==> inputs of run a <==
Design cpu_system, start of the top module:
module cpu_system(
    input          clk,
    input          reset,
    output         imem_read,
    output [5:0]   imem_addr,
    input  [127:0] imem_rdata,
    input          imem_busywait,
    output         dmem_read,
    output         dmem_write,
    output [5:0]   dmem_addr,
    output [31:0]  dmem_wdata,
    input  [31:0]  dmem_rdata,
    input          dmem_busywait,
    output         ret_valid,
    output [31:0]  ret_pc,
    output         ret_rf_we,
    output [2:0]   ret_rf_waddr,
    output [7:0]   ret_rf_wdata
);
export LEC_CHECK = 0
export CAP_MARGIN = 20
export CELL_PAD_IN_SITES_GLOBAL_PLACEMENT = 1
export CORE_ASPECT_RATIO = 1.58
export CORE_MARGIN = 2
export CORE_UTILIZATION = 61
export CTS_CLUSTER_SIZE = 34
export GPL_ROUTABILITY_DRIVEN = 0
export HOLD_SLACK_MARGIN = 0.29
export MIN_ROUTING_LAYER = met1
export PLACE_DENSITY_LB_ADDON = 0.01
export SETUP_SLACK_MARGIN = 1.57
export SLEW_MARGIN = 20
create_clock -name core_clock -period 5.4 [get_ports {clk}]
run.sh (not shown) runs the stock make flow with config.mk's settings and CLKGATE_MAP_FILE=.
==> run b (differences from run a) <==
ABC_AREA = 1   (was default)
CELL_PAD_IN_SITES_GLOBAL_PLACEMENT = default   (was 1)
CORE_ASPECT_RATIO = default   (was 1.58)
CORE_UTILIZATION = 70   (was 61)
CTS_CLUSTER_SIZE = 39   (was 34)
GPL_ROUTABILITY_DRIVEN = default   (was 0)
HOLD_SLACK_MARGIN = default   (was 0.29)
MIN_ROUTING_LAYER = default   (was met1)
PLACE_DENSITY_LB_ADDON = 0.14   (was 0.01)
SETUP_SLACK_MARGIN = 0.74   (was 1.57)
==> flow/constraint.sdc (replaced) <==
create_clock -name core_clock -period 2.6 [get_ports {clk}]
set_input_delay 0.5200 -clock core_clock [delete_from_list [all_inputs] [get_ports {clk}]]
set_output_delay 0.5200 -clock core_clock [all_outputs]
set_load 0.01 [all_outputs]
==> run c (differences from run a) <==
CELL_PAD_IN_SITES_GLOBAL_PLACEMENT = 0   (was 1)
CORE_ASPECT_RATIO = default   (was 1.58)
CORE_UTILIZATION = 70   (was 61)
CTS_CLUSTER_SIZE = 20   (was 34)
HOLD_SLACK_MARGIN = default   (was 0.29)
PLACE_DENSITY = 0.61   (was default)
PLACE_DENSITY_LB_ADDON = default   (was 0.01)
SETUP_SLACK_MARGIN = default   (was 1.57)
==> flow/constraint.sdc (replaced) <==
create_clock -name core_clock -period 8.09 [get_ports {clk}]
set_input_delay 1.6180 -clock core_clock [delete_from_list [all_inputs] [get_ports {clk}]]
set_output_delay 1.6180 -clock core_clock [all_outputs]
set_load 0.01 [all_outputs]
==> flow_summary.toml <==
# generated from flow reports
[run_status]
status = "finished with violations"
so_faults = "negative setup slack"

[final_layout]
inverters = 67

[worst_setup_path]
arrival_ps = 7410

[sta]
setup_viol = 535
finClkSkew_ps = 63.0
final.setup.worst_slack_ps = -3090

[synthesis]
netlist_top_cells_area = "edfxtp_1 64%, mux4_2 7.9%, mux2i_1 3.6%"
The numbers above come from run a.

==> flow_summary.toml <==
# generated from flow reports
[run_status]
status = "finished with violations"
so_faults = "negative setup slack"

[final_layout]
inverters = 67

[sta]
final.setup.worst_slack_ps = -1280
setup_viol = 97
finClkSkew_ps = 53.2

[synthesis]
netlist_top_cells_area = "edfxtp_1 64%, mux4_2 7.9%, mux2i_1 3.6%"
The numbers above come from run c.

==> flow_summary.toml <==
# generated from flow reports
[run_status]
stop_stage = "5_1_grt"
tool.error = "[ERROR GRT-0232] Routing congestion too high. Check the congestion heatmap in the GUI."
status = "stopped before the end"

[synthesis]
netlist_top_cells_area = "edfxtp_1 61%, nand2_1 10%, nor2_1 3.6%"
ys_top_logic_family = "simple AND/OR/NAND/NOR gates"

[clocking]
cts_buffers = 112
The numbers above come from run b.


---

==> job 1804 <==
cpu_system again, from the RTL that the note above started with.
make LEC_CHECK=0 CAP_MARGIN=20 CELL_PAD_IN_SITES_GLOBAL_PLACEMENT=1 CORE_ASPECT_RATIO=1.79 CORE_MARGIN=2 CORE_UTILIZATION=17 GPL_ROUTABILITY_DRIVEN=1 PLACE_DENSITY=0.53 SETUP_SLACK_MARGIN=3.56 SLEW_MARGIN=20 TNS_END_PERCENT=35 finish   # period 16.2 ns
==> inputs of job 3215, as changes to job 1804 <==
ABC_AREA = 1   (was not set)
CELL_PAD_IN_SITES_GLOBAL_PLACEMENT = 0   (was 1)
CORE_ASPECT_RATIO = not set   (was 1.79)
CORE_UTILIZATION = 61   (was 17)
CTS_CLUSTER_DIAMETER = 29   (was not set)
CTS_CLUSTER_SIZE = 34   (was not set)
HOLD_SLACK_MARGIN = 0.29   (was not set)
MIN_ROUTING_LAYER = met1   (was not set)
PLACE_DENSITY = 0.64   (was 0.53)
SETUP_SLACK_MARGIN = 2.85   (was 3.56)
TNS_END_PERCENT = 5   (was 35)
==> flow/constraint.sdc (replaced) <==
create_clock -name core_clock -period 9.54 [get_ports {clk}]
set_input_delay 1.9080 -clock core_clock [delete_from_list [all_inputs] [get_ports {clk}]]
set_output_delay 1.9080 -clock core_clock [all_outputs]
set_load 0.01 [all_outputs]
==> comparison <==
Of job 1804 and job 3215, job 3215 has the higher critical path depth (gap 10).
Core utilization: job 3215 is higher than job 1804 (57 points).
In job 3215 the setup slack is worse than in job 1804, by 2.3 ns.
==> figures <==
Status: job 3215 complete, no violations; job 1804 complete, no violations
Met1 routing resource usage after global routing: job 3215 47.2%; job 1804 12.6%
Die boundary height: job 3215 307 microns; job 1804 756 microns
Number of cell instances on the worst register-to-register path: job 3215 54; job 1804 29
Number of rows created at floorplan: job 3215 111; job 1804 276
Global-route track usage on met3: job 3215 7.72%; job 1804 2.15%
Final critical-path setup slack: job 3215 1.39 ns; job 1804 3.70 ns
Filler Cells Inserted: job 3215 5734; job 1804 33500

---

==> inputs of juniper <==
cpu_system again, from the RTL that the note above started with.
Design cpu_system, start of the top module:
module cpu_system(
    input          clk,
    input          reset,
    output         imem_read,
    output [5:0]   imem_addr,
    input  [127:0] imem_rdata,
    input          imem_busywait,
    output         dmem_read,
    output         dmem_write,
    output [5:0]   dmem_addr,
    output [31:0]  dmem_wdata,
    input  [31:0]  dmem_rdata,
    input          dmem_busywait,
    output         ret_valid,
    output [31:0]  ret_pc,
    output         ret_rf_we,
    output [2:0]   ret_rf_waddr,
    output [7:0]   ret_rf_wdata
);
    wire [31:0] PC, INSTRUCTION;
    wire [7:0] ALU_RESULT, REGOUT1, CACHE_READDATA;
    wire READENABLE_CACHE, WRITEENABLE_CACHE, CACHE_BUSYWAIT, INSTRUCT_CACHE_BUSYWAIT;
    CPU myCPU(PC, INSTRUCTION, clk, reset, READENABLE_CACHE, WRITEENABLE_CACHE, ALU_RESULT, REGOUT1, CACHE_READDATA, CACHE_BUSYWAIT, INSTRUCT_CACHE_BUSYWAIT,
              ret_valid, ret_rf_we, ret_rf_waddr, ret_rf_wdata);
    Instruct_Cache_Controller myInstruct_Cache_Controller(PC[9:0], imem_busywait, imem_rdata, INSTRUCT_CACHE_BUSYWAIT, imem_read, INSTRUCTION, imem_addr, clk, reset);
    Cache_Controller myCache_Controller(ALU_RESULT, REGOUT1, dmem_rdata, dmem_busywait, READENABLE_CACHE, WRITEENABLE_CACHE,
  ...
export LEC_CHECK = 0
export ABC_AREA = 0
export CAP_MARGIN = 20
export CORE_MARGIN = 2
export CORE_UTILIZATION = 70
export CTS_CLUSTER_SIZE = 39
export SETUP_SLACK_MARGIN = 0.96
export SLEW_MARGIN = 20
create_clock -name core_clock -period 3.46 [get_ports {clk}]
==> yarrow: changes against juniper <==
Settings changed: ABC_AREA 0 to not set, CELL_PAD_IN_SITES_GLOBAL_PLACEMENT set to 1, CORE_UTILIZATION 70 to 61, CTS_CLUSTER_SIZE 39 to 34, GPL_ROUTABILITY_DRIVEN set to 0, MIN_ROUTING_LAYER set to met1, PLACE_DENSITY_LB_ADDON set to 0.01, SETUP_SLACK_MARGIN 0.96 to 1.57.
==> flow/constraint.sdc (replaced) <==
create_clock -name core_clock -period 5.4 [get_ports {clk}]
set_input_delay 1.0800 -clock core_clock [delete_from_list [all_inputs] [get_ports {clk}]]
set_output_delay 1.0800 -clock core_clock [all_outputs]
set_load 0.01 [all_outputs]
==> quartz: changes against juniper <==
Settings changed: ABC_AREA 0 to not set, CELL_PAD_IN_SITES_GLOBAL_PLACEMENT set to 1, CORE_UTILIZATION 70 to 59, CTS_CLUSTER_SIZE 39 to 14, GPL_ROUTABILITY_DRIVEN set to 0, MIN_ROUTING_LAYER set to met1, PLACE_DENSITY set to 0.61, SETUP_SLACK_MARGIN 0.96 to not set.
==> flow/constraint.sdc (replaced) <==
create_clock -name core_clock -period 6.99 [get_ports {clk}]
set_input_delay 1.3980 -clock core_clock [delete_from_list [all_inputs] [get_ports {clk}]]
set_output_delay 1.3980 -clock core_clock [all_outputs]
set_load 0.01 [all_outputs]
==> results <==
	yarrow	juniper	quartz
Register area	35470 µm²	-	35470 µm²
Clock distribution area overhead in the final layout	0.05411	-	0.05403
Remaining max-slew budget at the tightest pin	0.3139	-	-0.02945
Post-place instance area	62600 µm²	63260 µm²	60960 µm²
Share of the final layout cell area in multi-input gates	0.2728	-	0.2814
Combinational gate area	18830 µm²	-	19680 µm²
Status	finished with violations	did not finish	finished with violations
Stage where the flow stopped	-	5_1_grt	-
Violated checks	setup timing	-	capacitance limit, slew limit, setup timing
Uppermost routed layer	met5	-	met5
Crit path depth	30	-	31
Final core utilization	0.7932	-	0.7770
Slowest stage delay, CP	570 ps	-	530 ps
